## Attention_top
module Attention_top #(
    parameter INPUT_WIDTH = 8,
    parameter NUM_CODE_WIDTH = 5,
    parameter MATRIX_SIZE = 3,
    parameter ADDR_WIDTH = $clog2(MATRIX_SIZE**2<<2),
    parameter OUTPUT_WIDTH = $clog2(MATRIX_SIZE*(2**INPUT_WIDTH))-1
)(
    input clk,
    input reset_n,
    input start,
    input softmax_req,DATA_write_EN,
    input  [INPUT_WIDTH*MATRIX_SIZE-1:0] Q_INPUT,
    input [INPUT_WIDTH*MATRIX_SIZE-1:0] MATRIX_INPUT,
    output reg [MATRIX_SIZE*OUTPUT_WIDTH-1:0] Output_RESULT,
    input output_req
);
wire [ADDR_WIDTH-1:0] Q_S_addr, write_addr;
wire [MATRIX_SIZE*OUTPUT_WIDTH-1:0] QK_RESULT;
wire write_enable;
wire job_start;
wire [INPUT_WIDTH*MATRIX_SIZE*MATRIX_SIZE-1:0] MATRIX_OUTPUT;
wire [OUTPUT_WIDTH*MATRIX_SIZE-1:0] output_buffer_READ_VALUE;
wire [INPUT_WIDTH*MATRIX_SIZE-1:0] Q_S_date;
wire K_V_read_EN;
wire Q_S_read_EN;
reg output_buffer_READ_EN;
reg [ADDR_WIDTH-1:0] output_buffer_READ_ADDR;
  ...
Size: roughly 5200 cells after synthesis, ~1200 flip-flops, roughly 58000 µm² of cells after synthesis.
==> flow/config.mk <==
export PLATFORM = sky130hd
export DESIGN_NAME = Attention_top
export DESIGN_NICKNAME = Attention_top
export VERILOG_FILES = /design/flow/design.v
export SDC_FILE = /design/flow/constraint.sdc
export NUM_CORES = 4
export LEC_CHECK = 0
export CAP_MARGIN = 20
export CORE_MARGIN = 2
export CORE_UTILIZATION = 72
export CTS_CLUSTER_SIZE = 21
export PLACE_DENSITY = 0.71
export SETUP_SLACK_MARGIN = 0.48
export SLEW_MARGIN = 20
==> flow/constraint.sdc <==
create_clock -name core_clock -period 3.43 [get_ports {clk}]
set_input_delay 0.6860 -clock core_clock [delete_from_list [all_inputs] [get_ports {clk}]]
set_output_delay 0.6860 -clock core_clock [all_outputs]
set_load 0.01 [all_outputs]
run.sh (not shown) runs the stock make flow with config.mk's settings and CLKGATE_MAP_FILE=.
The first run ran to the end with no violations.
Change:
Settings changed: ABC_AREA set to 1, CORE_UTILIZATION 72 to 67, CTS_CLUSTER_SIZE 21 to 77, PLACE_DENSITY 0.71 to not set, SETUP_SLACK_MARGIN 0.48 to not set.
Clock period 3.43 ns to 2.09 ns, I/O delays scaled along.
Outcome:
- The changed run never finished: it broke off in global routing (GRT-0232)
- die area rises by 7.6%
- area after synthesis hardly moves
- synthesized cell count is higher by 24%
Change:
Settings changed: ABC_AREA 1 to not set, CORE_UTILIZATION 67 to 65, CTS_CLUSTER_SIZE 77 to not set, SETUP_SLACK_MARGIN set to 0.87.
Clock period 2.09 ns to 3.43 ns, I/O delays scaled along.
The new run completed with no timing, DRC or antenna violations.
Synthesized area barely changes.
Die size climbs by 2.8%.
Synthesized cell count went down by 19%.
Change:
Settings changed: CORE_UTILIZATION 65 to 37, SETUP_SLACK_MARGIN 0.87 to not set.
Clock period 3.43 ns to 4.14 ns, I/O delays scaled along.
Global-route usage is lower by 15 points.
Routed wire length fell by 14%.
Worst hold slack degrades by 0.25 ns.
Change:
Settings changed: CORE_UTILIZATION 37 to 72, CTS_CLUSTER_SIZE set to 21, SETUP_SLACK_MARGIN set to 0.38.
Clock period 4.14 ns to 3.43 ns, I/O delays scaled along.
Cell count shrinks by about 10%. Routed wire length grows by about 15%. Die size shrinks by about 50%. Global-route usage grows by 20 points. Sequential power grows by about 24%. Via count grows by 12%. Area after synthesis is unchanged.


Attention_top again, from the RTL that the note above started with.
export LEC_CHECK = 0
export ABC_AREA = 1
export CAP_MARGIN = 20
export CELL_PAD_IN_SITES_GLOBAL_PLACEMENT = 2
export CORE_MARGIN = 2
export CORE_UTILIZATION = 40
export CTS_CLUSTER_DIAMETER = 199
export MAX_ROUTING_LAYER = met4
export SLEW_MARGIN = 5
create_clock -name core_clock -period 2.81 [get_ports {clk}]
The first run completed, yet does not pass: negative setup slack.
Edit:
Settings changed: ABC_AREA 1 to not set, CELL_PAD_IN_SITES_GLOBAL_PLACEMENT 2 to not set, CORE_UTILIZATION 40 to 52, CTS_CLUSTER_DIAMETER 199 to not set, MAX_ROUTING_LAYER met4 to not set, SLEW_MARGIN 5 to 20.
Clock period 2.81 ns to 2.53 ns, I/O delays scaled along.
The changed run finished with negative setup slack left.
Worst setup slack got worse by 0.43 ns.
Global-route usage increases by 3.3 points.
Synthesized area stays flat.
Design area rose by 4.5%.
Synthesized cell count goes down by 19%.
Maximum frequency decreases by 4.9%.
Sequential share of layout area shrinks by 1.8 points.
Sequential power rises by 19%.
Via count went down by 3.6%.
Power increases by 29%.
First-iteration DRC count is higher by 16%.
Edit:
Settings changed: ABC_AREA set to 1, CORE_UTILIZATION 52 to 62.
Clock period 2.53 ns to 2.3 ns, I/O delays scaled along.
Effect: The new run completed, yet does not pass: negative setup slack; clock-buffer cell count goes down by 8; final area goes up by 2.4%; cell count goes up by 14%; via count goes up by 22%.


Attention_top again, from the RTL that the note above started with.
make LEC_CHECK=0 ABC_AREA=1 CAP_MARGIN=20 CELL_PAD_IN_SITES_DETAIL_PLACEMENT=2 CELL_PAD_IN_SITES_GLOBAL_PLACEMENT=2 CORE_ASPECT_RATIO=0.91 CORE_MARGIN=6 CORE_UTILIZATION=40 CTS_CLUSTER_DIAMETER=110 MAX_ROUTING_LAYER=met4 MIN_ROUTING_LAYER=met1 SETUP_SLACK_MARGIN=-0.11 SLEW_MARGIN=40 TNS_END_PERCENT=10 finish   # period 2.81 ns
The first run completed, yet does not pass: negative setup slack.
Next try:
CELL_PAD_IN_SITES_DETAIL_PLACEMENT = 1   (was 2)
CELL_PAD_IN_SITES_GLOBAL_PLACEMENT = 0   (was 2)
The changed run finished with negative setup slack left.
Power fell by 3.6%.
Global-route usage shrinks by 2.8 points.
Design area decreases by 1.9%.
Count of clock-buffer cells in the layout came out lower by 20.
Utilization came out lower by 0.92 points.
Setup slack gains 0.089 ns.
Die size is unchanged.
Via count came out lower by 1.1%.
Next try:
CELL_PAD_IN_SITES_DETAIL_PLACEMENT = 2   (was 1)
CELL_PAD_IN_SITES_GLOBAL_PLACEMENT = 2   (was 0)
CTS_CLUSTER_DIAMETER = 152   (was 110)
MAX_ROUTING_LAYER = met5   (was met4)
MIN_ROUTING_LAYER = met2   (was met1)
SETUP_SLACK_MARGIN = 0.64   (was -0.11)
SLEW_MARGIN = 5   (was 40)
After rerunning:
- The new run finished but failed the layout checks on negative setup slack
- setup slack is worse by 0.38 ns
- routed wire length rose by 38%
- synthesized area stays the same
- global-route usage rose by 19 points
- die area does not change
- combinational power rose by 33%
- total power rose by 17%
- register-to-register slack is worse by 0.38 ns
- final cell count rose by 2.9%
Next try:
CTS_CLUSTER_DIAMETER = 110   (was 152)
MAX_ROUTING_LAYER = met4   (was met5)
MIN_ROUTING_LAYER = met1   (was met2)
Effect:
- The changed run finished but fails on negative setup slack
- final cell count goes down by about 0.7%
- routed wire length shrinks by about 10%
- sequential share of layout area grows by 0.46 points
- clock-buffer cell count increases by 8
- core utilization shrinks by 0.58 points
- register-to-register slack gains 0.28 ns
- non-clock buffer count shrinks by 50
- power is lower by about 5.4%
- via count came out lower by 30%
- worst setup slack improves by 0.28 ns
- die size does not change


== v26 ==
Attention_top again, from the RTL that the note above started with.
make LEC_CHECK=0 ABC_AREA=1 CAP_MARGIN=20 CORE_MARGIN=2 CORE_UTILIZATION=70 CTS_CLUSTER_DIAMETER=230 CTS_CLUSTER_SIZE=37 SLEW_MARGIN=20 finish   # period 2.09 ns
As the logs show, v26 stopped at global routing after a tool error, so it never reached the end of the flow.
Changes in v13 relative to v26:
Settings: SETUP_SLACK_MARGIN now 0.59, previously not set; PLACE_DENSITY now 0.37, previously not set.
Notes after the runs:
v13 failed in global routing with ODB-0269. v26 never completed; the flow aborted with a tool error in global routing. Number of buffers between clock root and the deepest sink: v13 vs v26 identical. Comparing v26 against v13, there is no change at all in arithmetic-cell share of the synthesized area counting full adders, half adders and majority gates. From v13 to v26, vertical extent of the die did not move at all. Diff v26 -> v13 | final weighted congestion in routability-driven placement | increase of 1.7%. Any difference in number of buffers created by CTS between v13 and v26 is small enough to ignore. Diff v26 -> v13: horizontal die dimension flat, post-synthesis net count closely matched the old numbers, post-CTS setup buffer count decreased 50. Cell area after placement delta (v13 -> v26): insignificant.
Here is what was changed in the inputs of v52 compared with v13.
Settings: clearing ABC_AREA, which used to be 1; clearing CTS_CLUSTER_DIAMETER, which used to be 230; swapping 70 for 72 in CORE_UTILIZATION; swapping 0.59 for -0.21 in SETUP_SLACK_MARGIN; clearing CTS_CLUSTER_SIZE, which used to be 37; swapping 2.09 for 2.75 in the clock period (ns, I/O delays scaled along).
==> comparison <==
| v52 | all stages done | FAIL | negative setup slack |
For the H-tree depth reported by CTS, v52 came in 1 higher than v13 did.
Relative to v13, horizontal die dimension has decreased by 4.4 µm in v52.
Number of instances in the synthesized netlist (higher): v13
Count of different cell masters after synthesis: v52 vs v13 up 42%
From v13 to v52 the numbers moved as follows: row count now sits lower, number of nets at floorplan now sits lower.
Area reported by Yosys stat across v13 and v52: no real change.
Compared with v13, in v52 area after detailed placement down about 3%; HPWL reported at the end of detailed placement down about 10%; area after synthesis flat.


Starting RTL as in the previous note.
==> flow/config.mk <==
export PLATFORM = sky130hd
export DESIGN_NAME = Attention_top
export DESIGN_NICKNAME = Attention_top
export VERILOG_FILES = /design/flow/design.v
export SDC_FILE = /design/flow/constraint.sdc
export NUM_CORES = 4
export LEC_CHECK = 0
export ABC_AREA = 1
export CAP_MARGIN = 20
export CORE_ASPECT_RATIO = 0.5
export CORE_MARGIN = 2
export CORE_UTILIZATION = 72
export CTS_CLUSTER_DIAMETER = 397
export CTS_CLUSTER_SIZE = 98
export PLACE_DENSITY = 0.4
export SETUP_SLACK_MARGIN = 0.55
export SLEW_MARGIN = 20
==> flow/constraint.sdc <==
create_clock -name core_clock -period 2.53 [get_ports {clk}]
set_input_delay 0.5060 -clock core_clock [delete_from_list [all_inputs] [get_ports {clk}]]
set_output_delay 0.5060 -clock core_clock [all_outputs]
set_load 0.01 [all_outputs]
The first run died in 5_1_grt.
Rerun with:
- CAP_MARGIN: 20 -> 0
- CORE_ASPECT_RATIO: 0.5 -> not set
- CTS_CLUSTER_DIAMETER: 397 -> 355
- CTS_CLUSTER_SIZE: 98 -> 96
- SETUP_SLACK_MARGIN: 0.55 -> not set
- clock period: 2.53 -> 2.31 ns (I/O delays scaled with it)
The changed run never finished: it broke off in 5_1_grt on ODB-0269. Synthesized cell count does not change. Die size hardly moves. Area after synthesis does not change.
Rerun with:
- ABC_AREA: 1 -> not set
- CAP_MARGIN: 0 -> 20
- CORE_UTILIZATION: 72 -> 40
- CTS_CLUSTER_DIAMETER: 355 -> not set
- CTS_CLUSTER_SIZE: 96 -> not set
- PLACE_DENSITY: 0.4 -> not set
- clock period: 2.31 -> 7.29 ns (I/O delays scaled with it)
Effect: This time the run produced a clean layout. Die size increases by 78%. Synthesized area hardly moves. Synthesized cell count decreases by 19%.
Power figures rest on the tool's default switching activity, not on a simulated workload.
